Setup of job 113:
==> flow/design.v (excerpt) <==
module Classic_Pong_Top (
    input clk_i,
    input rst_i,
    input UART_RX_i,
    input sw1_i,
    input sw2_i,
    input sw3_i,
    input sw4_i,
    output VGA_Hsync_o,
    output VGA_Vsync_o,
    output VGA_Red_0_o,
    output VGA_Red_1_o,
    output VGA_Red_2_o,
    output VGA_Grn_0_o,
    output VGA_Grn_1_o,
    output VGA_Grn_2_o,
    output VGA_Blu_0_o,
    output VGA_Blu_1_o,
    output VGA_Blu_2_o
);
Size in the first run: about 1,900 cells after synthesis, ~310 flip-flops, roughly 18 I/O pins, ~16,000 um^2 of cells after synthesis.
clock: 9.56 ns
lec_check: 0
cap_margin: 20
core_margin: 2
core_utilization: 40
place_density: 0.6
setup_slack_margin: 0.28
slew_margin: 20
run.sh (not shown) runs the stock make flow with config.mk's settings and CLKGATE_MAP_FILE=.
Job 113 ended with every stage complete and zero timing, DRC or antenna violations.
> inputs changed (job 113 -> job 7043)
- SETUP_SLACK_MARGIN no longer set, was 0.28
- CORE_UTILIZATION now 72, was 40
- ABC_AREA now 1, previously not set
- PLACE_DENSITY no longer set, was 0.6
- the clock period (ns, I/O delays scaled along) now 5.45, was 9.56
### Flow results
Job 7043 | status: complete | timing, DRC, antenna: pass. Job 7043 vs. job 113: share of power burned in combinational logic went up by 0.3 points. Taking job 113 as the reference, in job 7043 clock skew saw an increase, pre-placement core utilization saw an increase, number of nets at floorplan saw an increase, total leakage power saw an increase. Compared to job 113, job 7043 has worst slew margin relative to its limit 19 points higher. [compare] base=job 113 new=job 7043: setup slack -3.49 ns; first-pass GRT wire length +about 20%; sequential share of layout area -2.7 points.
Relative to job 7043, the following input files were edited for job 4731:
- putting SETUP_SLACK_MARGIN at -0.14 where nothing was set
- putting CTS_CLUSTER_SIZE at 72 where nothing was set
- putting PLACE_DENSITY_LB_ADDON at 0.01 where nothing was set
- swapping 5.45 for 5.31 in the clock period (ns, I/O delays scaled along)
### Flow results
Looking at cell depth of the worst flop-to-flop path, job 4731 sits 1 lower than job 7043 does. Routed wire in job 4731 totals more than in job 7043. The proportion of final cell area spent on non-clock buffers of job 7043 and that of job 4731 are within noise of each other. Job 4731: standby leakage power is about 0.9% lower than what job 7043 reported. Min clock skew across job 4731 and job 7043: job 4731. Number of vias per cell ends up higher on job 4731. [compare] base=job 7043 new=job 4731: critical path depth down 1; timing-limited maximum frequency picked up an extra 8.9 MHz. Slack of the critical path: job 4731 and job 7043 compared, lower one is job 4731. Re source-to-sink clock delay at the later pin of the worst-skew pair: job 4731 and job 7043 aren't equal, and the higher value belongs to job 7043. Looking at power across job 4731 and job 7043, the one that comes out higher is job 7043.
[inputs] job 321 vs job 4731
- changing CTS_CLUSTER_SIZE from 72 to 71
==> results <==
Reported for job 4731 and job 321, first-pass GRT wire length turned out identical to the last digit. From job 321 to job 4731, setup total negative slack did not move at all. Comparing job 321 against job 4731, there is no change at all in final setup slack of the worst path. Per the comparison of job 321 with job 4731, total number of vias neither gained nor lost much, number of pins exceeding their max-slew limit in the final report neither gained nor lost much, power neither gained nor lost much. | number of cell instances after yosys synthesis | job 4731 vs job 321 | ≈ equal |. Re number of register bits inferred by synthesis: no difference whatsoever between job 4731 and job 321.
#### Input delta (job 7389 over job 321)
- a deleted PLACE_DENSITY_LB_ADDON that had been 0.01
- a change of SETUP_SLACK_MARGIN from -0.14 to 1.58
- a deleted CTS_CLUSTER_SIZE that had been 71
- a deleted ABC_AREA that had been 1
--- outcome ---
Clock buffer count in the final layout (job 7389 / job 321): 0.804. Routed length on met2 was lower in the run labelled job 7389. As of job 7389, placed standard-cell area had fallen by more than 10% compared to job 321. Job 321 → job 7389: cell count down about 25%; slew at the pin closest to its max-slew limit up 0.27 ns. [diff] cell area, job 7389 relative to job 321: improvement. Job 7389: worst hold slack is 0.033 ns higher than what job 321 reported. Job 7389 gives less achievable frequency than job 321 did. In the tables for job 7389 and job 321, number of tap cells added at floorplan reads lower with job 7389.
[inputs] job 2864 vs job 7389
- setting PLACE_DENSITY_LB_ADDON to 0.02 for the first time
- setting ABC_AREA to 1 for the first time
- setting CTS_CLUSTER_SIZE to 15 for the first time
- setting GPL_ROUTABILITY_DRIVEN to 0 for the first time
- Compared with job 7389, job 2864 improves tightest slew margin relative to the limit.
- Per the comparison of job 2864 with job 7389, total congestion overflow closely matched the old numbers; synthesized instance count increased by about 37% relative to the old numbers; post-CTS clock slew at the launch and capture registers of the worst setup and hold paths closely matched the old numbers; proportion of power drawn by combinational gates closely matched the old numbers.
- For max-cap check violation count, job 7389 and job 2864 come out practically identical.
- Note that the mapped cell area recorded for job 7389 amounts to 0.896 times the value seen in job 2864.
- Re insertion delay to the later sink of the worst-skew pair: job 7389 and job 2864 aren't equal, and the higher value belongs to job 7389.

* * *

Classic_Pong_Top again, from the RTL that the note above started with.
clock: 5.44 ns
lec_check: 0
abc_area: 1
cap_margin: 40
cell_pad_in_sites_global_placement: 0
core_margin: 2
core_utilization: 72
cts_cluster_diameter: 380
cts_cluster_size: 15
gpl_routability_driven: 0
hold_slack_margin: 0.3
min_routing_layer: met1
place_density_lb_addon: 0.02
setup_slack_margin: -0.14
slew_margin: 20
tns_end_percent: 70
Edit:
Settings changed: CELL_PAD_IN_SITES_GLOBAL_PLACEMENT 0 to unset, CTS_CLUSTER_DIAMETER 380 to 379, CTS_CLUSTER_SIZE 15 to 16, HOLD_SLACK_MARGIN 0.3 to unset, MIN_ROUTING_LAYER met1 to unset, PLACE_DENSITY_LB_ADDON 0.02 to 0.01, TNS_END_PERCENT 70 to unset.
Clock period 5.44 ns to 5.31 ns, I/O delays scaled along.
=>
- power barely changes
- maximum frequency is higher by about 0.9%
- clock-buffer cell count is lower by 2
- routed wire length is lower by about 2.4%
Edit:
Settings changed: CAP_MARGIN 40 to 20, CTS_CLUSTER_DIAMETER 379 to unset, CTS_CLUSTER_SIZE 16 to unset, GPL_ROUTABILITY_DRIVEN 0 to unset, PLACE_DENSITY_LB_ADDON 0.01 to 0.08, SETUP_SLACK_MARGIN -0.14 to unset.
After rerunning: Combinational power rises by about 2%; utilization rises by 2.5 points; sequential share of layout area falls by 1.0 points; setup slack is worse by 0.089 ns; cell count rises by about 1.2%; count of clock-buffer cells in the layout rises by 25.

* * *

## run 1
Starting RTL as in the previous note.
make LEC_CHECK=0 ABC_AREA=1 CAP_MARGIN=15 CORE_MARGIN=2 CORE_UTILIZATION=70 CTS_CLUSTER_DIAMETER=285 PLACE_DENSITY_LB_ADDON=0.01 SETUP_SLACK_MARGIN=3.44 SLEW_MARGIN=20 finish   # period 12.2 ns
[inputs] run 2 vs run 1
Settings: PLACE_DENSITY_LB_ADDON removed (was 0.01); PLACE_DENSITY newly set to 0.6; CORE_UTILIZATION changed from 70 to 65; SETUP_SLACK_MARGIN removed (was 3.44); CAP_MARGIN changed from 15 to 20; the clock period (ns, I/O delays scaled along) changed from 12.2 to 18.2.
Notes after the runs:
- Run 2: flow completed, timing, DRC and antenna clean
- Per the comparison of run 2 with run 1, worst setup slack rose 4880 ps, cell internal power dissipation down 36%, met3 usage in global routing shrank by 1.1 points, fraction of the cycle the final worst path needs now smaller.
- Comparing run 2 and run 1, final area is lower on run 2.
- Summary — met3 layer wire length in the routed design, run 2 relative to run 1: lower, by 480 um.
- Compared to run 1, run 2 has cell count after placement 0.39% higher.
- Compared to run 1, run 2 has fraction of area in clock buffers and inverters 0.58 points lower.
- Compared to run 1, the routing of run 2 uses less wire.
- Area growth from synthesis to final layout: run 2 < run 1
- Note that the combinational power recorded for run 1 amounts to 1.5 times the value seen in run 2.
Input-level comparison between run 3 and run 2:
Settings: CORE_UTILIZATION changed from 65 to 72; CTS_CLUSTER_DIAMETER removed (was 285); ABC_AREA removed (was 1); the clock period (ns, I/O delays scaled along) changed from 18.2 to 8.82.
Findings:
Total wirelength of the detailed-routed design delta for run 3 relative to run 2: about 19% lower
Relative to run 2, relative max-transition margin has decreased by 17 points in run 3.
Critical path's largest stage delay ended up 110 ps higher on run 3 than on run 2.
Looking at setup slack, run 3 sits 7840 ps lower than run 2 does.
Core utilization: run 3 higher than run 2
The classification of the worst setup path comes out reg2reg in one run and reg2out in the other, namely in run 3 and run 2 respectively.
Sort run 2 and run 3 by simple-gate share of the synthesized area, ascending, and run 3 comes first.

* * *

Starting RTL as in the previous note.
Settings: LEC_CHECK=0, ABC_AREA=1, CAP_MARGIN=20, CORE_MARGIN=2, CORE_UTILIZATION=72, CTS_CLUSTER_SIZE=15, GPL_ROUTABILITY_DRIVEN=0, HOLD_SLACK_MARGIN=0.29, PLACE_DENSITY_LB_ADDON=0.02, SETUP_SLACK_MARGIN=-0.14, SLEW_MARGIN=20; clock period 5.31 ns.
Edit:
- HOLD_SLACK_MARGIN: 0.29 -> not set
- PLACE_DENSITY_LB_ADDON: 0.02 -> 0.08
- SETUP_SLACK_MARGIN: -0.14 -> not set
Effect: Fmax shrinks by 9.1%. Total power came out higher by 4.3%. Core utilization grows by 0.50 points.

* * *

== tundra ==
Classic_Pong_Top again, from the RTL that the note above started with.
make LEC_CHECK=0 CAP_MARGIN=15 CORE_MARGIN=2 CORE_UTILIZATION=72 CTS_CLUSTER_DIAMETER=363 CTS_CLUSTER_SIZE=25 PLACE_DENSITY_LB_ADDON=0.0 SETUP_SLACK_MARGIN=-0.8 SLEW_MARGIN=20 finish   # period 15.1 ns
Input changes introduced in juniper (baseline for comparison: tundra):
Settings: swapping 15 for 20 in CAP_MARGIN; clearing CTS_CLUSTER_DIAMETER, which used to be 363; clearing PLACE_DENSITY_LB_ADDON, which used to be 0.0; clearing SETUP_SLACK_MARGIN, which used to be -0.8; swapping 72 for 66 in CORE_UTILIZATION; clearing CTS_CLUSTER_SIZE, which used to be 25; swapping 15.1 for 10.9 in the clock period (ns, I/O delays scaled along).
--- outcome ---
Half-perimeter wire length of the detailed placement result ended up about 0.66% lower on juniper than on tundra. When juniper is set beside tundra, its net switching fraction of the power turns out to be 1.0 points smaller. tundra vs juniper, worst setup path endpoint: Pong_Top_Inst.P2_Inst.Paddle_Count_r[22] vs VGA_Blu_0_o. Comparing juniper and tundra, number of buffers added by the clock tree synthesis step is lower on tundra. [compare] base=tundra new=juniper: count of placed standard cells in the final layout, fillers left out increased by 88 relative to the old numbers; total power of the final layout higher; multi-input combinational area share moved down. Setup WNS tundra -> juniper: worse. Higher wire length goes to juniper over tundra. juniper ends up with higher area of all placed cells without fillers than tundra does. | deepest level of the CTS H-tree | higher: juniper |.
Modified inputs, sierra compared to juniper
Settings: PLACE_DENSITY now 0.6, previously not set; CORE_UTILIZATION now 40, was 66; the clock period (ns, I/O delays scaled along) now 9.56, was 10.9.
Findings:
- Taking sierra over juniper, the total design power ratio works out to 1.16.
- Leakage power: sierra > juniper
- Total vias in the final route improves in sierra relative to juniper.
- Re first-pass GRT wire length: juniper was lower than sierra.
- Combinational power came out higher on sierra than on juniper.
- Of the two values seen for start point of the critical path, VGA_Sync_Porch_Inst.blu_video_o[1] was produced by juniper and Pong_Top_Inst.Ball_Inst.Ball_Y_o[4] by sierra.
- juniper -> sierra: length of routed met3 wiring decreased by a few percent
- The cell count of the worst hold path of sierra is lower than that of juniper.
- In sierra, the final standard cell area without fillers came out 310 µm² above the value in juniper.
- First-iteration DRC count: sierra < juniper
- [compare] base=juniper new=sierra: placement-stage cell area now sits higher, number of rows in the core area now sits higher.

* * *

Setup of run A:
Classic_Pong_Top again, from the RTL that the note above started with.
Settings: LEC_CHECK=0, CAP_MARGIN=30, CELL_PAD_IN_SITES_GLOBAL_PLACEMENT=0, CORE_MARGIN=6, CORE_UTILIZATION=68, HOLD_SLACK_MARGIN=0.07, MIN_ROUTING_LAYER=met1, PLACE_DENSITY_LB_ADDON=0.11, SLEW_MARGIN=20, TNS_END_PERCENT=70; clock period 5.95 ns.
Input changes introduced in run B (baseline for comparison: run A):
Settings: removing PLACE_DENSITY_LB_ADDON (formerly 0.11); setting PLACE_DENSITY to 0.6 for the first time; removing CELL_PAD_IN_SITES_GLOBAL_PLACEMENT (formerly 0); changing CORE_MARGIN from 6 to 2; removing TNS_END_PERCENT (formerly 70); removing HOLD_SLACK_MARGIN (formerly 0.07); changing CORE_UTILIZATION from 68 to 19; removing MIN_ROUTING_LAYER (formerly met1); changing CAP_MARGIN from 30 to 20; changing the clock period (ns, I/O delays scaled along) from 5.95 to 45.5.
==> results <==
Compared with run A, in run B utilization fell 55 points, clock group share of total power about even, detailed-route vias per instance fell 29%, required time of the critical path rose 30.03 ns. Area: run B vs run A -> run B larger. Cmp run B vs run A: layout buffer count excluding clock buffers lower in run B. Register-to-register slack: run B vs run A up 39.61 ns. As of run B, met2 wire length had fallen by a few percent compared to run A. Run B vs. run A: non-clock buffer share of cell area went down by 0.37 points. In the flow results for run B and run A, the total vias in the final route is larger on run A.
> inputs changed (run B -> run C)
Settings: CORE_UTILIZATION changed from 19 to 64; the clock period (ns, I/O delays scaled along) changed from 45.5 to 9.56.
--- outcome ---
Between run C and run B, it is run C whose total power is higher, by 370%.
Summary of run C over run B: share of the clock period used by the worst path up 14 points, routed length on met1 down 810 µm, flip-flop and latch share of the layout cell area up 1.9 points, final cell count without fillers down 770, pre-CTS setup slack down 28.83 ns.
Taking run B as the reference, in run C critical path depth went up 12, global routing met1 resource utilization went up by 22 points, worst-case setup margin in the final layout now sits lower, area added between synthesis and finish shrank by 6.2 points.
In run C, the delay of the slowest cell on the worst path came out 0.06 ns above the value in run B.

* * *

Starting RTL as in the previous note.
clock: 17.7 ns
lec_check: 0
cap_margin: 20
core_margin: 2
core_utilization: 72
cts_cluster_size: 100
place_density: 0.6
slew_margin: 20
tns_end_percent: 5
Then changed:
--- a/flow/config.mk
+++ b/flow/config.mk
@@ -9,6 +9,4 @@
 export CORE_MARGIN = 2
 export CORE_UTILIZATION = 72
-export CTS_CLUSTER_SIZE = 100
-export PLACE_DENSITY = 0.6
+export PLACE_DENSITY = 0.67
 export SLEW_MARGIN = 20
-export TNS_END_PERCENT = 5
==> flow/constraint.sdc (replaced) <==
create_clock -name core_clock -period 9.35 [get_ports {clk_i}]
set_input_delay 1.8700 -clock core_clock [delete_from_list [all_inputs] [get_ports {clk_i}]]
set_output_delay 1.8700 -clock core_clock [all_outputs]
set_load 0.01 [all_outputs]
Routed wire length grows by 1.3%.
Synthesized cell count is unchanged.
Core utilization grows by 0.12 points.
Cell count stays flat.
Worst setup slack is worse by 6.9 ns.
Area after synthesis is unchanged.
Global-route usage stays flat.
Sequential share of layout area hardly moves.

* * *

Classic_Pong_Top again, from the RTL that the note above started with.
## Classic_Pong_Top
module Classic_Pong_Top (
    input clk_i,
    input rst_i,
    input UART_RX_i,
    input sw1_i,
    input sw2_i,
    input sw3_i,
    input sw4_i,
    output VGA_Hsync_o,
    output VGA_Vsync_o,
    output VGA_Red_0_o,
    output VGA_Red_1_o,
    output VGA_Red_2_o,
    output VGA_Grn_0_o,
    output VGA_Grn_1_o,
    output VGA_Grn_2_o,
    output VGA_Blu_0_o,
    output VGA_Blu_1_o,
    output VGA_Blu_2_o
);
export LEC_CHECK = 0
export CAP_MARGIN = 20
export CORE_ASPECT_RATIO = 0.61
export CORE_MARGIN = 2
export CORE_UTILIZATION = 40
export GPL_ROUTABILITY_DRIVEN = 0
export HOLD_SLACK_MARGIN = -0.02
export PLACE_DENSITY = 0.6
export SETUP_SLACK_MARGIN = 0.87
export SLEW_MARGIN = 20
create_clock -name core_clock -period 9.01 [get_ports {clk_i}]
Next try:
- CORE_ASPECT_RATIO: 0.61 -> default
- CORE_UTILIZATION: 40 -> 66
- GPL_ROUTABILITY_DRIVEN: 0 -> default
- HOLD_SLACK_MARGIN: -0.02 -> default
- PLACE_DENSITY: 0.6 -> default
- SETUP_SLACK_MARGIN: 0.87 -> default
- clock period: 9.01 -> 10.7 ns (I/O delays scaled with it)
What happened: Worst setup slack improved by 1.6 ns; final area went down by 0.76%; worst hold slack barely changes; clock skew went down by 0.0060 ns.
Power is estimated from default activity; no workload was simulated.
